==> run M <==
==> flow/design.v <==
`timescale 1ns / 1ps
module CompareAndShift32Bit (
    input [7:0] exp_a,
    input [7:0] exp_b,
    input [23:0] man_a,
    input [23:0] man_b,
    output reg [23:0] al_man_a,
    output reg [23:0] al_man_b,
    output reg [7:0] shift
);
    always @(*) begin
        if (exp_a > exp_b) begin
            shift = exp_a - exp_b;
            al_man_a = man_a;
            al_man_b = man_b >> shift;
        end else begin
            shift = exp_b - exp_a;
            al_man_a = man_a >> shift;
            al_man_b = man_b;
        end
    end
endmodule
`timescale 1ns / 1ps
module Addition32Bit (
    input sign_a,
    input sign_b,
    input [23:0] a,b,
    output reg [24:0] res,
    output reg sign_res
    );
    always @(*) begin
        if (sign_a == sign_b) begin
            sign_res = sign_a;   
            res = a+b;
        end
        else if (a >= b) begin
            res = a - b;
            sign_res = sign_a;
        end
        else begin
            res = b - a;
            sign_res = sign_b;
        end
    end
endmodule	
`timescale 1ns / 1ps
module Normalization32Bit (
    input [24:0] res,
    input [7:0] exp_base,
    output reg [23:0] man_res,
    output reg [7:0] exp_res,
    output reg overflow
);
    reg [24:0] normalized_result;
    integer i;
    always @(*) begin
        normalized_result = res;
        exp_res = exp_base;
        if (normalized_result[24]) begin
            normalized_result = normalized_result >> 1;
            exp_res = exp_base + 1;
        end else begin
            for (i = 0; i < 24; i = i + 1) begin
                if (normalized_result[23] == 0 && exp_res > 0) begin
                    normalized_result = normalized_result << 1;
                    exp_res = exp_res - 1;
                end
            end
            if (normalized_result == 25'b0)
                exp_res = 8'b0;
        end
        man_res = normalized_result[23:0];
        overflow = (exp_res >= 8'b11111111);
    end
endmodule
`timescale 1ns / 1ps
module adder_32bit(
    input clk,
    input rst,
    input [31:0] i_a,
    input [31:0] i_b,
    input i_vld,
    output reg [31:0] o_res,
    output reg o_res_vld,
    output reg overflow
);
wire [7:0] shift;
wire [23:0] al_man_a, al_man_b;
wire sign_a, sign_b, sign_res;
wire [7:0] exp_a, exp_b, exp_res;
wire [23:0] man_a, man_b, man_res;
wire [24:0] res;
wire operation_overflow;
assign sign_a = i_a[31];
assign sign_b = i_b[31];
assign exp_a = i_a[30:23];
assign exp_b = i_b[30:23];
assign man_a = (exp_a == 8'b0) ? {1'b0, i_a[22:0]} : {1'b1, i_a[22:0]};  
assign man_b = (exp_b == 8'b0) ? {1'b0, i_b[22:0]} : {1'b1, i_b[22:0]};
wire is_nan_a = ((exp_a == 8'b11111111) && (man_a[22:0] != 0));  
wire is_nan_b = ((exp_b == 8'b11111111) && (man_b[22:0] != 0));
wire is_inf_a = ((exp_a == 8'b11111111) && (man_a[22:0] == 0));
wire is_inf_b = ((exp_b == 8'b11111111) && (man_b[22:0] == 0));
wire is_zero_a = ((i_a[30:0] == 0));  
wire is_zero_b = ((i_b[30:0] == 0));
CompareAndShift32Bit u_CompareAndShift32Bit (
    .exp_a(exp_a),           
    .exp_b(exp_b),           
    .man_a(man_a),           
    .man_b(man_b),           
    .al_man_a(al_man_a),     
    .al_man_b(al_man_b),     
    .shift(shift)            
);
Addition32Bit u_Addition32Bit (
    .sign_a(sign_a),         
    .sign_b(sign_b),         
    .a(al_man_a),            
    .b(al_man_b),            
    .res(res),               
    .sign_res(sign_res)      
);
Normalization32Bit u_Normalization32Bit (
    .res(res),                                   
    .exp_base((exp_a > exp_b) ? exp_a : exp_b),  
    .man_res(man_res),                           
    .exp_res(exp_res),                           
    .overflow(operation_overflow)                
);
always @(posedge clk or posedge rst) begin
    if (rst) begin
        o_res <= 32'b0;
        o_res_vld <= 1'b0;
        overflow <= 1'b0;
    end else if (i_vld) begin
        if (is_nan_a || is_nan_b || (is_inf_a && is_inf_b && (sign_a != sign_b))) begin
            o_res <= 32'h7FC00000;  
            overflow <= 1'b1;
        end 
        else if (is_inf_a || is_inf_b) begin
            o_res <= is_inf_a ? i_a : i_b;  
            overflow <= 1'b1;
        end 
        else if (is_zero_a && is_zero_b) begin
            o_res <= 32'b0;  
            overflow <= 1'b0;
        end 
        else begin
        o_res <= {sign_res, exp_res, man_res[22:0]};
        o_res_vld <= 1'b1;
        overflow <= operation_overflow;
        end
        o_res_vld <= 1'b1;
    end else begin
        o_res_vld <= 1'b0;
    end
end
endmodule
==> flow/run.sh <==
#!/bin/bash
# the make line also repeats each setting of config.mk as NAME=value (left out here)
make -C /OpenROAD-flow-scripts/flow DESIGN_CONFIG=/design/flow/config.mk WORK_HOME=/design/flow/orfs CLKGATE_MAP_FILE= finish
==> flow/config.mk <==
export PLATFORM = sky130hd
export DESIGN_NAME = adder_32bit
export DESIGN_NICKNAME = adder_32bit
export VERILOG_FILES = /design/flow/design.v
export SDC_FILE = /design/flow/constraint.sdc
export NUM_CORES = 4
export LEC_CHECK = 0
export ABC_AREA = 1
export CAP_MARGIN = 20
export CORE_MARGIN = 2
export CORE_UTILIZATION = 40
export CTS_CLUSTER_DIAMETER = 125
export CTS_CLUSTER_SIZE = 15
export GPL_TIMING_DRIVEN = 0
export MAX_ROUTING_LAYER = met5
export SLEW_MARGIN = 20
==> flow/constraint.sdc <==
create_clock -name core_clock -period 40.0 [get_ports {clk}]
set_input_delay 8.0000 -clock core_clock [delete_from_list [all_inputs] [get_ports {clk}]]
set_output_delay 8.0000 -clock core_clock [all_outputs]
set_load 0.01 [all_outputs]
==> inputs of run D, as changes to run M <==
ABC_AREA = not set   (was 1)
CORE_UTILIZATION = 56   (was 40)
CTS_CLUSTER_DIAMETER = not set   (was 125)
CTS_CLUSTER_SIZE = not set   (was 15)
GPL_TIMING_DRIVEN = not set   (was 0)
MAX_ROUTING_LAYER = not set   (was met5)
==> flow/constraint.sdc (replaced) <==
create_clock -name core_clock -period 13.6 [get_ports {clk}]
set_input_delay 2.7200 -clock core_clock [delete_from_list [all_inputs] [get_ports {clk}]]
set_output_delay 2.7200 -clock core_clock [all_outputs]
set_load 0.01 [all_outputs]
==> inputs of run A, as changes to run M <==
ABC_AREA = not set   (was 1)
CTS_CLUSTER_DIAMETER = not set   (was 125)
CTS_CLUSTER_SIZE = not set   (was 15)
GPL_TIMING_DRIVEN = not set   (was 0)
MAX_ROUTING_LAYER = not set   (was met5)
==> comparison <==
- Run D ended with an error in 5_1_grt. Run M ran to the end with no violations. Run A ran to the end with no violations.
- In run A the cell count is smaller than in run M, by 23%.
- In synthesized cell count, run D and run A do not differ.
- In run M the first-iteration DRC count is lower than in run A, by 4.0%.
- Clock skew is the same in run M and run A.
- In flip-flop count, run M and run A do not differ.
- Critical path depth: run A is lower than run M (64).
- Between run M and run A, the lower core utilization is in run M (gap 4.4 points).
